==> inputs of run a <==
## std_fp_smult_pipe
module std_fp_smult_pipe #(
    parameter WIDTH = 32,
    parameter INT_WIDTH = 16,
    parameter FRAC_WIDTH = 16
) (
    input  [WIDTH-1:0]              left,
    input  [WIDTH-1:0]              right,
    input  logic                    reset,
    input  logic                    go,
    input  logic                    clk,
    output logic [WIDTH-1:0]        out,
    output logic                    done
);
Settings: LEC_CHECK=0, ABC_AREA=0, CAP_MARGIN=20, CELL_PAD_IN_SITES_DETAIL_PLACEMENT=2, CELL_PAD_IN_SITES_GLOBAL_PLACEMENT=0, CORE_MARGIN=9, CORE_UTILIZATION=26, CTS_CLUSTER_DIAMETER=382, CTS_CLUSTER_SIZE=53, GPL_TIMING_DRIVEN=0, MAX_ROUTING_LAYER=met4, PLACE_DENSITY_LB_ADDON=0.05, SLEW_MARGIN=20, TNS_END_PERCENT=25; clock period 10.6 ns.
run.sh (not shown) runs the stock make flow with config.mk's settings and CLKGATE_MAP_FILE=.
==> inputs of run b, as changes to run a <==
==> flow/config.mk (replaced) <==
export PLATFORM = sky130hd
export DESIGN_NAME = std_fp_smult_pipe
export DESIGN_NICKNAME = std_fp_smult_pipe
export VERILOG_FILES = /design/flow/design.v
export SDC_FILE = /design/flow/constraint.sdc
export NUM_CORES = 4
export LEC_CHECK = 0
export CAP_MARGIN = 20
export CORE_MARGIN = 2
export CORE_UTILIZATION = 68
export CTS_CLUSTER_DIAMETER = 55
export SETUP_SLACK_MARGIN = 1.07
export SLEW_MARGIN = 20
==> flow/constraint.sdc (replaced) <==
create_clock -name core_clock -period 7.5 [get_ports {clk}]
set_input_delay 1.5000 -clock core_clock [delete_from_list [all_inputs] [get_ports {clk}]]
set_output_delay 1.5000 -clock core_clock [all_outputs]
set_load 0.01 [all_outputs]
==> inputs of run c, as changes to run a <==
==> flow/config.mk (replaced) <==
export PLATFORM = sky130hd
export DESIGN_NAME = std_fp_smult_pipe
export DESIGN_NICKNAME = std_fp_smult_pipe
export VERILOG_FILES = /design/flow/design.v
export SDC_FILE = /design/flow/constraint.sdc
export NUM_CORES = 4
export LEC_CHECK = 0
export CAP_MARGIN = 20
export CORE_MARGIN = 2
export CORE_UTILIZATION = 72
export CTS_CLUSTER_DIAMETER = 142
export PLACE_DENSITY = 0.36
export SLEW_MARGIN = 20
==> flow/constraint.sdc (replaced) <==
create_clock -name core_clock -period 7.02 [get_ports {clk}]
set_input_delay 1.4040 -clock core_clock [delete_from_list [all_inputs] [get_ports {clk}]]
set_output_delay 1.4040 -clock core_clock [all_outputs]
set_load 0.01 [all_outputs]
==> inputs of run d, as changes to run a <==
==> flow/config.mk (replaced) <==
export PLATFORM = sky130hd
export DESIGN_NAME = std_fp_smult_pipe
export DESIGN_NICKNAME = std_fp_smult_pipe
export VERILOG_FILES = /design/flow/design.v
export SDC_FILE = /design/flow/constraint.sdc
export NUM_CORES = 4
export LEC_CHECK = 0
export CAP_MARGIN = 20
export CORE_MARGIN = 2
export CORE_UTILIZATION = 66
export SLEW_MARGIN = 20
==> flow/constraint.sdc (replaced) <==
create_clock -name core_clock -period 5.11 [get_ports {clk}]
set_input_delay 1.0220 -clock core_clock [delete_from_list [all_inputs] [get_ports {clk}]]
set_output_delay 1.0220 -clock core_clock [all_outputs]
set_load 0.01 [all_outputs]
==> flow_metrics.py <==
# Auto-generated metrics
metrics = {
    "final_timing": {
        "setup_ws_ns": -0.4276,
        "setup_viol": 15,
    },
    "routing": {
        "via_count": 25284,
        "wl_per_cell_um": 23.32,
        "wl_met2_mm": 46.16,
    },
    "global_route": {
        "antenna_found_initial": 3,
        "grt_pass1_vias": 27158,
        "grt_pass1_wl_mm": 143.6,
        "grt_max_degree": 67,
    },
    "place": {
        "place.gp.congestion": 0.9852,
    },
    "critical_path": {
        "critPathArrivalTime_ns": 7.75,
    },
    "floorplanning": {
        "die_y_um": 214.1,
        "chip_area_mm2": 0.04582,
    },
    "clock_tree": {
        "cts_resized": 128,
    },
    "power": {
        "p_leak_uw": 0.01813,
        "pg_comb_uw": 2230,
        "p_clk_uw": 590,
    },
    "status": {
        "outcome": "finished with violations",
        "so.violations": "negative setup slack",
    },
}
The numbers above come from run c.

==> flow_metrics.py <==
# Auto-generated metrics
metrics = {
    "status": {
        "outcome": "timing/DRC/antenna clean",
    },
    "place": {
        "place.gp.congestion": 0.8909,
    },
    "floorplanning": {
        "die_y_um": 367.6,
    },
    "power": {
        "p_leak_uw": 0.01622,
        "pg_comb_uw": 1190,
        "p_clk_uw": 366,
    },
    "global_route": {
        "grt_pass1_wl_mm": 198.8,
        "grt_pass1_vias": 26802,
        "antenna_found_initial": 21,
    },
    "final_timing": {
        "setup_ws_ns": 1.261,
        "fmax_ghz": 0.1071,
        "setup_viol": 0,
    },
    "synthesis": {
        "synthCells": 3391,
    },
    "critical_path": {
        "critPathArrivalTime_ns": 9.69,
    },
    "routing": {
        "via_count": 23038,
        "wl_per_cell_um": 26.68,
    },
}
The numbers above come from run a.

==> flow_metrics.py <==
# Auto-generated metrics
metrics = {
    "routing": {
        "via_count": 24612,
        "wl_met2_mm": 46.35,
        "wl_per_cell_um": 23.30,
    },
    "power": {
        "p_clk_uw": 557,
        "pg_comb_uw": 2030,
    },
    "critical_path": {
        "critPathRequiredTime_ns": 7.82,
        "critPathArrivalTime_ns": 7.54,
    },
    "final_timing": {
        "setup_ws_ns": 0.2760,
        "setup_viol": 0,
    },
    "global_route": {
        "grt_pass1_vias": 25784,
        "grt_max_degree": 67,
        "antenna_found_initial": 1,
        "grt_pass1_wl_mm": 143.7,
    },
    "synthesis": {
        "yosysTopAreaCell": "fa_1",
    },
    "finish": {
        "fin_area_mm2": 0.03775,
        "comb-cell-share_pct": 72.38,
    },
    "status": {
        "outcome": "timing/DRC/antenna clean",
    },
    "place": {
        "place.gp.congestion": 0.9618,
    },
    "floorplanning": {
        "die_y_um": 220.1,
    },
}
The numbers above come from run b.

==> flow_metrics.py <==
# Auto-generated metrics
metrics = {
    "status": {
        "outcome": "finished with violations",
        "so.violations": "negative setup slack",
    },
    "routing": {
        "wl_per_cell_um": 22.64,
        "via_count": 24868,
        "wl_met2_mm": 47.10,
    },
    "global_route": {
        "grt_pass1_vias": 26781,
        "grt_max_degree": 49,
        "grt_pass1_wl_mm": 145.4,
    },
    "final_timing": {
        "setup_ws_ns": -2.248,
        "setup_viol": 32,
    },
    "clock_tree": {
        "cts_resized": 140,
    },
    "critical_path": {
        "critPathArrivalTime_ns": 7.64,
    },
    "power": {
        "p_leak_uw": 0.01874,
    },
    "floorplanning": {
        "chip_area_mm2": 0.04991,
    },
}
The numbers above come from run d.

Power and IR drop assume default switching activity.
